## job 101
// Cfu
module Cfu (
    input               cmd_valid,
    output              cmd_ready,
    input      [9:0]    cmd_payload_function_id,
    input      [31:0]   cmd_payload_inputs_0,
    input      [31:0]   cmd_payload_inputs_1,
    output reg          rsp_valid,
    input               rsp_ready,
    output reg [31:0]   rsp_payload_outputs_0,
    input               reset,
    input               clk
);
    wire signed [15:0] prod_0, prod_1, prod_2, prod_3;
    assign prod_0 = ($signed(cmd_payload_inputs_0[7:0])) * $signed(cmd_payload_inputs_1[7:0]);
    assign prod_1 = ($signed(cmd_payload_inputs_0[15:8])) * $signed(cmd_payload_inputs_1[15:8]);
    assign prod_2 = ($signed(cmd_payload_inputs_0[23:16])) * $signed(cmd_payload_inputs_1[23:16]);
    assign prod_3 = ($signed(cmd_payload_inputs_0[31:24])) * $signed(cmd_payload_inputs_1[31:24]);
    wire signed [31:0] sum_prods;
    assign sum_prods = prod_0 + prod_1 + prod_2 + prod_3;
    assign cmd_ready = ~rsp_valid;   
    always @(posedge clk) begin
        if (reset) begin
            rsp_payload_outputs_0 <= 32'b0;
            rsp_valid <= 1'b0;
        end else if (rsp_valid) begin
                rsp_valid <= ~rsp_ready;
            end else if (cmd_valid) begin
                    rsp_valid <= 1'b1;
                    rsp_payload_outputs_0 <= |cmd_payload_function_id[9:3]
                        ? 32'b0
                        : rsp_payload_outputs_0 + sum_prods;
                end
            end
endmodule
Size: about 1500 cells after synthesis, roughly 110 I/O pins.
==> flow/config.mk <==
export PLATFORM = sky130hd
export DESIGN_NAME = Cfu
export DESIGN_NICKNAME = Cfu
export VERILOG_FILES = /design/flow/design.v
export SDC_FILE = /design/flow/constraint.sdc
export NUM_CORES = 4
export LEC_CHECK = 0
export CAP_MARGIN = 40
export CELL_PAD_IN_SITES_DETAIL_PLACEMENT = 1
export CORE_ASPECT_RATIO = 0.52
export CORE_MARGIN = 5
export CORE_UTILIZATION = 17
export CTS_CLUSTER_DIAMETER = 173
export CTS_CLUSTER_SIZE = 63
export GPL_ROUTABILITY_DRIVEN = 1
export MAX_ROUTING_LAYER = met5
export MIN_ROUTING_LAYER = met1
export PLACE_DENSITY_LB_ADDON = 0.02
export SLEW_MARGIN = 40
export TNS_END_PERCENT = 90
==> flow/constraint.sdc <==
create_clock -name core_clock -period 19.3 [get_ports {clk}]
set_input_delay 3.8600 -clock core_clock [delete_from_list [all_inputs] [get_ports {clk}]]
set_output_delay 3.8600 -clock core_clock [all_outputs]
set_load 0.01 [all_outputs]
run.sh (not shown) runs the stock make flow with config.mk's settings and CLKGATE_MAP_FILE=.
#### Input delta (job 102 over job 101)
==> flow/config.mk <==
export PLATFORM = sky130hd
export DESIGN_NAME = Cfu
export DESIGN_NICKNAME = Cfu
export VERILOG_FILES = /design/flow/design.v
export SDC_FILE = /design/flow/constraint.sdc
export NUM_CORES = 4
export LEC_CHECK = 0
export CAP_MARGIN = 20
export CORE_MARGIN = 2
export CORE_UTILIZATION = 42
export MAX_ROUTING_LAYER = met4
export SLEW_MARGIN = 20
==> flow/constraint.sdc <==
create_clock -name core_clock -period 12.0 [get_ports {clk}]
set_input_delay 2.4000 -clock core_clock [delete_from_list [all_inputs] [get_ports {clk}]]
set_output_delay 2.4000 -clock core_clock [all_outputs]
set_load 0.01 [all_outputs]
==> results <==
Taking job 101 as the reference, in job 102 horizontal die size now sits lower; aoi/oai-family share of the synthesized area now sits at about the same level.

* * *

== run A ==
Cfu again, from the RTL that the note above started with.
Design Cfu, start of the top module:
module Cfu (
    input               cmd_valid,
    output              cmd_ready,
    input      [9:0]    cmd_payload_function_id,
    input      [31:0]   cmd_payload_inputs_0,
    input      [31:0]   cmd_payload_inputs_1,
    output reg          rsp_valid,
    input               rsp_ready,
    output reg [31:0]   rsp_payload_outputs_0,
    input               reset,
    input               clk
);
Settings: LEC_CHECK=0, CAP_MARGIN=20, CORE_MARGIN=2, CORE_UTILIZATION=72, CTS_CLUSTER_DIAMETER=388, CTS_CLUSTER_SIZE=10, HOLD_SLACK_MARGIN=0.3, PLACE_DENSITY=0.36, SLEW_MARGIN=20, TNS_END_PERCENT=5; clock period 5.45 ns.
To summarise run A: no stage aborted, but the layout did not pass its checks, failing on setup timing.
Edits applied to the flow inputs when going from run A to run B:
Settings: clearing PLACE_DENSITY, which used to be 0.36; clearing TNS_END_PERCENT, which used to be 5; clearing HOLD_SLACK_MARGIN, which used to be 0.3; swapping 72 for 59 in CORE_UTILIZATION; clearing CTS_CLUSTER_SIZE, which used to be 10; clearing CTS_CLUSTER_DIAMETER, which used to be 388; swapping 5.45 for 9.78 in the clock period (ns, I/O delays scaled along).
Results
Although it ran to completion, run B produced a layout that fails the final checks because of setup timing. Taking run A as the reference point, the peak fanout along the critical path of run B falls by 3. Compared with run A, in run B initial DRC count decreased 1375, final layout net count increased 0.60%, multi-input combinational cell area increased 2.2%, met2 layer wire length in the routed design decreased 7400 µm, worst path buffer plus inverter count decreased 1. Between run A and run B, wire length is lower for run B, run A comes in above that. Looking at worst hold slack, run B sits below run A. | per-cell routed wire length | lower: run B |. Met3 usage: run B vs run A down 11 points.
[inputs] run C vs run B
Settings: setting TNS_END_PERCENT to 5 for the first time; changing CORE_UTILIZATION from 59 to 71; setting PLACE_DENSITY_LB_ADDON to 0.24 for the first time; changing the clock period (ns, I/O delays scaled along) from 9.78 to 9.92.
Results
In run C the implementation completed, yet the final layout does not meet the checks, the culprit being setup timing.
Looking at die area across both flows, run C is the stronger of the two, with run B trailing.
As far as count of pins over their slew limit goes, run B and run C are indistinguishable; the numbers are identical.
cmd_payload_inputs_0[31] as the launching element of the worst setup path was reported by run B, and cmd_payload_inputs_0[28] by run C.
Fraction of area in multi-input gates: run C vs run B up 1.2 points
[compare] base=run B new=run C: initial antenna violation count went up by 1; CTS sink count was more or less identical.
Run C does worse than run B on global-route wire length before repair.
Run B → run C: later-pin clock latency in the skew report ~0 delta, routed wire length on met3 +280%, setup slack -660 ps.
Inputs modified between run C and run D:
Settings: removing TNS_END_PERCENT (formerly 5); setting CTS_CLUSTER_SIZE to 13 for the first time; changing the clock period (ns, I/O delays scaled along) from 9.92 to 9.9.
## What came out
Sink count of the clock tree came out exactly the same in run D and run C. Taking run C as the reference, in run D cell count after placement held; share of async-settable or async-resettable flops after synthesis held. Comparing count of instances resized after the clock tree is built for run D and run C, the bigger number came from run D. Diff run D..run C | area of the mapped netlist | unchanged. Run D is listed as incomplete: the tool reported an error in global routing (5_1_grt) and the run ended there. In the reports for run D and run C, the larger half-perimeter wire length of the detailed placement result belongs to run C. Run D against run C: post-CTS setup buffer count now larger; gate count after technology mapping comparable; number of I/O port buffers comparable.
Relative to run D, the following input files were edited for run E:
Settings: CTS_CLUSTER_SIZE: 13 -> unset; CORE_UTILIZATION: 71 -> 40; PLACE_DENSITY_LB_ADDON: 0.24 -> unset; the clock period (ns, I/O delays scaled along): 9.9 -> 12.0.
Out of run D and run E, the only run to close with the timing, design-rule and antenna checks passing was run E. Flow for run D halted at global routing (5_1_grt), error code ODB-0269. Post-CTS resize count was lower in run E than in run D. Comparing run D against run E, there is no change at all in H-tree level count. Run E does better than run D on post-place setup slack. As far as flip-flop and latch count after synthesis goes, run D and run E are indistinguishable; the numbers are identical. Taking run D as the reference, in run E buffers inserted during post-CTS setup optimization has decreased; die height has increased. For the full die area, run E came in 75% higher than run D did. Diff run E..run D | synthesized cell area | negligible. [compare] base=run D new=run E: synthesized cell count neither gained nor lost much; number of rows created at floorplan increased by 36% relative to the old numbers.
The following lists how run F was set up differently from run E:
Settings: CTS_CLUSTER_SIZE: unset -> 99; CORE_UTILIZATION: 40 -> 25; SETUP_SLACK_MARGIN: unset -> -0.58; PLACE_DENSITY: unset -> 0.81; CTS_CLUSTER_DIAMETER: unset -> 292.
Notes after the runs:
- Run F finished end to end and its layout was clean on timing, DRC and antenna.
- Run F: worst-case setup slack after placement 9.2 ps above run E
- Delta(final wirelength, run F - run E) > 0
- Transition at the pin with the smallest max-transition slack | run F below run E

* * *

The RTL this note starts from:
==> flow/design.v <==
module Cfu (
    input               cmd_valid,
    output              cmd_ready,
    input      [9:0]    cmd_payload_function_id,
    input      [31:0]   cmd_payload_inputs_0,
    input      [31:0]   cmd_payload_inputs_1,
    output reg          rsp_valid,
    input               rsp_ready,
    output reg [31:0]   rsp_payload_outputs_0,
    input               reset,
    input               clk
);
    wire signed [15:0] prod_0, prod_1, prod_2, prod_3;
    assign prod_0 = ($signed(cmd_payload_inputs_0[7:0])) * $signed(cmd_payload_inputs_1[7:0]);
    assign prod_1 = ($signed(cmd_payload_inputs_0[15:8])) * $signed(cmd_payload_inputs_1[15:8]);
    assign prod_2 = ($signed(cmd_payload_inputs_0[23:16])) * $signed(cmd_payload_inputs_1[23:16]);
    assign prod_3 = ($signed(cmd_payload_inputs_0[31:24])) * $signed(cmd_payload_inputs_1[31:24]);
    wire signed [31:0] sum_prods;
    assign sum_prods = prod_0 + prod_1 + prod_2 + prod_3;
    assign cmd_ready = ~rsp_valid;   
    always @(posedge clk) begin
        if (reset) begin
            rsp_payload_outputs_0 <= 32'b0;
            rsp_valid <= 1'b0;
        end else if (rsp_valid) begin
                rsp_valid <= ~rsp_ready;
            end else if (cmd_valid) begin
                    rsp_valid <= 1'b1;
                    rsp_payload_outputs_0 <= |cmd_payload_function_id[9:3]
                        ? 32'b0
                        : rsp_payload_outputs_0 + sum_prods;
                end
            end
endmodule
export LEC_CHECK = 0
export CAP_MARGIN = 20
export CORE_ASPECT_RATIO = 1.26
export CORE_MARGIN = 2
export CORE_UTILIZATION = 40
export SETUP_SLACK_MARGIN = -1.13
export SLEW_MARGIN = 20
export TNS_END_PERCENT = 15
create_clock -name core_clock -period 12.0 [get_ports {clk}]
Edit:
--- a/flow/config.mk
+++ b/flow/config.mk
@@ -8,7 +8,7 @@
 export CAP_MARGIN = 20
-export CORE_ASPECT_RATIO = 1.26
 export CORE_MARGIN = 2
-export CORE_UTILIZATION = 40
-export SETUP_SLACK_MARGIN = -1.13
+export CORE_UTILIZATION = 25
+export CTS_CLUSTER_DIAMETER = 292
+export CTS_CLUSTER_SIZE = 99
+export PLACE_DENSITY = 0.88
 export SLEW_MARGIN = 20
-export TNS_END_PERCENT = 15
The changed run completed without violations; synthesized cell count stays the same; global-route usage fell by 6.8 points; worst setup slack gets better by 0.029 ns; via count rose by 4.7%.
Edit:
--- a/flow/config.mk
+++ b/flow/config.mk
@@ -7,8 +7,10 @@
 export LEC_CHECK = 0
-export CAP_MARGIN = 20
+export CAP_MARGIN = 0
+export CORE_ASPECT_RATIO = 0.5
 export CORE_MARGIN = 2
-export CORE_UTILIZATION = 25
+export CORE_UTILIZATION = 68
 export CTS_CLUSTER_DIAMETER = 292
 export CTS_CLUSTER_SIZE = 99
-export PLACE_DENSITY = 0.88
+export PLACE_DENSITY_LB_ADDON = 0.3
+export SETUP_SLACK_MARGIN = -0.58
 export SLEW_MARGIN = 20
Outcome: The changed run went through all stages and came out clean; routed wire length shrinks by 4.4%; via count hardly moves; die size shrinks by 62%; flip-flop count does not change; maximum frequency came out lower by 1.8%; register-to-register slack got worse by 0.06 ns.
Edit:
==> flow/config.mk (replaced) <==
export PLATFORM = sky130hd
export DESIGN_NAME = Cfu
export DESIGN_NICKNAME = Cfu
export VERILOG_FILES = /design/flow/design.v
export SDC_FILE = /design/flow/constraint.sdc
export NUM_CORES = 4
export LEC_CHECK = 0
export CAP_MARGIN = 20
export CELL_PAD_IN_SITES_DETAIL_PLACEMENT = 0
export CORE_MARGIN = 2
export CORE_UTILIZATION = 22
export CTS_CLUSTER_SIZE = 98
export GPL_TIMING_DRIVEN = 1
export HOLD_SLACK_MARGIN = 0.23
export MAX_ROUTING_LAYER = met5
export MIN_ROUTING_LAYER = met1
export SLEW_MARGIN = 20
The new run produced a clean layout. Synthesized area stays the same. Via count is lower by 2.6%. Final area climbs by 5.1%. Utilization is lower by 52 points. Non-clock buffer count grows by 4. Global-route usage shrinks by 22 points.
Edit:
==> flow/config.mk (replaced) <==
export PLATFORM = sky130hd
export DESIGN_NAME = Cfu
export DESIGN_NICKNAME = Cfu
export VERILOG_FILES = /design/flow/design.v
export SDC_FILE = /design/flow/constraint.sdc
export NUM_CORES = 4
export LEC_CHECK = 0
export CAP_MARGIN = 20
export CORE_MARGIN = 2
export CORE_UTILIZATION = 40
export GPL_TIMING_DRIVEN = 0
export HOLD_SLACK_MARGIN = 0.23
export MAX_ROUTING_LAYER = met4
export SLEW_MARGIN = 20
Synthesized cell count does not change.
Maximum frequency drops by about 0.55%.
Critical path depth goes up by 3.
Final area went down by about 3%.
Setup slack got worse by 0.063 ns.
Die size falls by 44%.
Cell count decreases by 16%.
Global-route usage is higher by 8.1 points.
Register-to-register slack is worse by 0.04 ns.
Hold slack barely changes.
